== run 1 ==
Design MACRegister, start of the top module:
module MACRegister(
    input clk,
    input rst,
    input [1:0] opcode,
    input [15:0] a,
    input [15:0] b,
    output [31:0] dataOut
    );
export LEC_CHECK = 0
export CAP_MARGIN = 0
export CORE_MARGIN = 2
export CORE_UTILIZATION = 72
export CTS_CLUSTER_DIAMETER = 378
export CTS_CLUSTER_SIZE = 13
export PLACE_DENSITY = 0.64
export SETUP_SLACK_MARGIN = 1.29
export SLEW_MARGIN = 20
create_clock -name core_clock -period 5.45 [get_ports {clk}]
run.sh (not shown) runs the stock make flow with config.mk's settings and CLKGATE_MAP_FILE=.
Status run 1: flow complete, layout not clean - setup timing
The inputs of run 2 differ from those of run 1 as listed below.
-- flow/config.mk --
<<< run 1, line 9
export CORE_MARGIN = 2
export CORE_UTILIZATION = 72
export CTS_CLUSTER_DIAMETER = 378
export CTS_CLUSTER_SIZE = 13
export PLACE_DENSITY = 0.64
export SETUP_SLACK_MARGIN = 1.29
export SLEW_MARGIN = 20
>>> run 2, line 9
export CORE_MARGIN = 2
export CORE_UTILIZATION = 70
export CTS_CLUSTER_DIAMETER = 378
export CTS_CLUSTER_SIZE = 13
export SETUP_SLACK_MARGIN = 0.72
export SLEW_MARGIN = 20
## What came out
Although run 2 finished all stages, its layout failed final checks on setup timing. Summary of run 2 over run 1: overall via count from detail_route moved down, sequential cell count level. In run 2 the final worst setup slack turned out 80 ps lower than in run 1.
Input-level comparison between run 3 and run 2:
==> flow/config.mk <==
export PLATFORM = sky130hd
export DESIGN_NAME = MACRegister
export DESIGN_NICKNAME = MACRegister
export VERILOG_FILES = /design/flow/design.v
export SDC_FILE = /design/flow/constraint.sdc
export NUM_CORES = 4
export LEC_CHECK = 0
export ABC_AREA = 1
export CAP_MARGIN = 20
export CORE_MARGIN = 2
export CORE_UTILIZATION = 72
export SETUP_SLACK_MARGIN = 1.0
export SLEW_MARGIN = 20
==> flow/constraint.sdc <==
create_clock -name core_clock -period 11.4 [get_ports {clk}]
set_input_delay 2.2800 -clock core_clock [delete_from_list [all_inputs] [get_ports {clk}]]
set_output_delay 2.2800 -clock core_clock [all_outputs]
set_load 0.01 [all_outputs]
==> comparison <==
- STATUS run=run 3 STAGES=ALL_DONE FINAL_CHECKS=FAILED CAUSE=setup timing
- Number of antenna violations at the first check in global routing ended up 2 lower on run 3 than on run 2.
- Compared with run 2, run 3 shows a multiplexer fraction of the synthesized cell area that is 0.23 points lower.
- Run 3 ended with more transition time at the pin with the least slew margin than run 2.
- Lower compound-gate portion of the synthesized area among run 3 and run 2: run 2
- Synthesized-area fraction occupied by adder cells, run 3 and run 2, lower one = run 3.
- Going from run 2 to run 3, final-report setup violation count shrinks by 11.
- The non-clock buffer total of the final layout of run 3 falls short of that of run 2 by about 14%.
### run 3 -> run 4
-- flow/config.mk --
<<< run 3, line 7
export LEC_CHECK = 0
export ABC_AREA = 1
export CAP_MARGIN = 20
export CORE_MARGIN = 2
export CORE_UTILIZATION = 72
export SETUP_SLACK_MARGIN = 1.0
export SLEW_MARGIN = 20
>>> run 4, line 7
export LEC_CHECK = 0
export CAP_MARGIN = 20
export CORE_MARGIN = 2
export CORE_UTILIZATION = 70
export CTS_CLUSTER_SIZE = 13
export SLEW_MARGIN = 20
==> flow/constraint.sdc <==
create_clock -name core_clock -period 5.45 [get_ports {clk}]
set_input_delay 1.0900 -clock core_clock [delete_from_list [all_inputs] [get_ports {clk}]]
set_output_delay 1.0900 -clock core_clock [all_outputs]
set_load 0.01 [all_outputs]
--- outcome ---
- Delta(hold slack, run 4 - run 3) < 0
- [run 4] flow finished | final checks: failed | reasons: setup timing
- Lower global placer's final weighted congestion among run 3 and run 4: run 4
- Run 4 vs run 3: number of core rows down
- Compared with run 3, run 4 shows a higher core utilization.
- Number of global-route vias before repair in run 4 vs run 3: up 361
- Run 4 ended up with a higher met3 track utilization from global routing than run 3 did.
- Post-synthesis area per instance: run 4 > run 3
- Diff run 3 -> run 4: slew at the pin with the worst max-slew slack lower; number of different library cells in the post-synthesis netlist now sits higher; final design area excluding fillers rose by 2.9%.

== yarrow ==
Starting RTL as in the previous note.
export LEC_CHECK = 0
export CAP_MARGIN = 20
export CORE_ASPECT_RATIO = 1.11
export CORE_MARGIN = 2
export CORE_UTILIZATION = 40
export MAX_ROUTING_LAYER = met5
export PLACE_DENSITY_LB_ADDON = 0.25
export SETUP_SLACK_MARGIN = -0.43
export SLEW_MARGIN = 20
create_clock -name core_clock -period 19.0 [get_ports {clk}]
Input changes introduced in sierra (baseline for comparison: yarrow):
--- a/flow/config.mk
+++ b/flow/config.mk
@@ -6,10 +6,8 @@
 export NUM_CORES = 4
 export LEC_CHECK = 0
+export ABC_AREA = 1
 export CAP_MARGIN = 20
-export CORE_ASPECT_RATIO = 1.11
 export CORE_MARGIN = 2
 export CORE_UTILIZATION = 40
-export MAX_ROUTING_LAYER = met5
-export PLACE_DENSITY_LB_ADDON = 0.25
-export SETUP_SLACK_MARGIN = -0.43
+export MAX_ROUTING_LAYER = met4
 export SLEW_MARGIN = 20
==> flow/constraint.sdc <==
create_clock -name core_clock -period 29.9 [get_ports {clk}]
set_input_delay 5.9800 -clock core_clock [delete_from_list [all_inputs] [get_ports {clk}]]
set_output_delay 5.9800 -clock core_clock [all_outputs]
set_load 0.01 [all_outputs]
==> comparison <==
yarrow → sierra: floorplan die width now larger, count of buffer and inverter cells on the critical path increased 1, met3 wire length +about 5%. In the floorplan summary, sierra is listed with a die area greater than that of yarrow. Post-detailed-routing wire length, yarrow and sierra, higher one = sierra.
Input changes introduced in lagoon (baseline for comparison: sierra):
--- a/flow/config.mk
+++ b/flow/config.mk
@@ -6,6 +6,6 @@
 export NUM_CORES = 4
 export LEC_CHECK = 0
-export ABC_AREA = 1
 export CAP_MARGIN = 20
+export CORE_ASPECT_RATIO = 1.11
 export CORE_MARGIN = 2
 export CORE_UTILIZATION = 40
==> flow/constraint.sdc <==
create_clock -name core_clock -period 19.0 [get_ports {clk}]
set_input_delay 3.8000 -clock core_clock [delete_from_list [all_inputs] [get_ports {clk}]]
set_output_delay 3.8000 -clock core_clock [all_outputs]
set_load 0.01 [all_outputs]
==> comparison <==
lagoon never completed; the flow aborted with a tool error in detailed routing. Going from sierra to lagoon, post-cts gate resize count went up; number of cells produced by synthesis lost about 20%; die area fell by 1000 µm²; area fraction in and, or, nand and nor cells after synthesis increased 7.1 points. Number of clock sinks delta (lagoon -> sierra): insignificant. The sequential element share of the synthesized area reported for lagoon is greater than that of sierra by 0.30 points. Across both runs, aggregate global-route resource usage was higher for lagoon than for sierra. The met2 layer usage reported by global route was comparable across sierra and lagoon.
Input changes introduced in quartz (baseline for comparison: lagoon):
--- a/flow/config.mk
+++ b/flow/config.mk
@@ -6,8 +6,10 @@
 export NUM_CORES = 4
 export LEC_CHECK = 0
+export ABC_AREA = 1
 export CAP_MARGIN = 20
-export CORE_ASPECT_RATIO = 1.11
 export CORE_MARGIN = 2
-export CORE_UTILIZATION = 40
-export MAX_ROUTING_LAYER = met4
-export SLEW_MARGIN = 20
+export CORE_UTILIZATION = 38
+export CTS_CLUSTER_DIAMETER = 343
+export CTS_CLUSTER_SIZE = 100
+export HOLD_SLACK_MARGIN = -0.09
+export SLEW_MARGIN = 0
Findings:
quartz reports a higher compound-gate portion of the synthesized area than lagoon does. Compared lagoon against quartz; share of the synthesized netlist area taken by xor and xnor gates within noise. quartz: flow completed, timing, DRC and antenna clean. On yosys cell count, the lower figure sits with lagoon, not quartz.
Relative to quartz, the following input files were edited for maple:
--- a/flow/config.mk
+++ b/flow/config.mk
@@ -9,7 +9,5 @@
 export CAP_MARGIN = 20
 export CORE_MARGIN = 2
-export CORE_UTILIZATION = 38
-export CTS_CLUSTER_DIAMETER = 343
-export CTS_CLUSTER_SIZE = 100
-export HOLD_SLACK_MARGIN = -0.09
-export SLEW_MARGIN = 0
+export CORE_UTILIZATION = 65
+export SETUP_SLACK_MARGIN = 1.0
+export SLEW_MARGIN = 20
==> flow/constraint.sdc <==
create_clock -name core_clock -period 11.0 [get_ports {clk}]
set_input_delay 2.2000 -clock core_clock [delete_from_list [all_inputs] [get_ports {clk}]]
set_output_delay 2.2000 -clock core_clock [all_outputs]
set_load 0.01 [all_outputs]
Findings:
Summary of quartz and maple: one run falls short of a clean finish, namely maple.
In maple the implementation completed, yet the final layout does not meet the checks, the culprit being setup timing.
Note that the count of plain and timing-repair buffers in the layout recorded for maple amounts to 1.3 times the value seen in quartz.
Row slack of the critical path: maple lower / quartz higher
[maple] worst hold slack rose 0.012 ns relative to quartz
[maple vs quartz] post-layout instance area: higher in maple
maple against quartz: core utilization went up by 32 points, violation count after the first detailed-routing iteration went down by 4.2%.
Count of non-filler cells in the finished layout for maple: 7.5% down relative to quartz
The ratio of final minimum period to clock period in maple was higher than what quartz gave.
[inputs] garnet vs maple
--- a/flow/config.mk
+++ b/flow/config.mk
@@ -7,7 +7,10 @@
 export LEC_CHECK = 0
 export ABC_AREA = 1
-export CAP_MARGIN = 20
+export CAP_MARGIN = 15
 export CORE_MARGIN = 2
-export CORE_UTILIZATION = 65
-export SETUP_SLACK_MARGIN = 1.0
+export CORE_UTILIZATION = 72
+export CTS_CLUSTER_DIAMETER = 229
+export CTS_CLUSTER_SIZE = 98
+export PLACE_DENSITY = 0.37
+export SETUP_SLACK_MARGIN = -1.07
 export SLEW_MARGIN = 20
- Finished, but not clean: garnet, with setup timing.
- Via count grows by a few percent when moving from maple to garnet.
- Relative to maple, the minimum setup slack in the final design of garnet is higher by 0.15 ns.
- b[1] as the origin of the worst setup path was reported by maple, and b[0] by garnet.
- Lower fraction of met3 tracks used by global routing was reported by maple, not garnet.
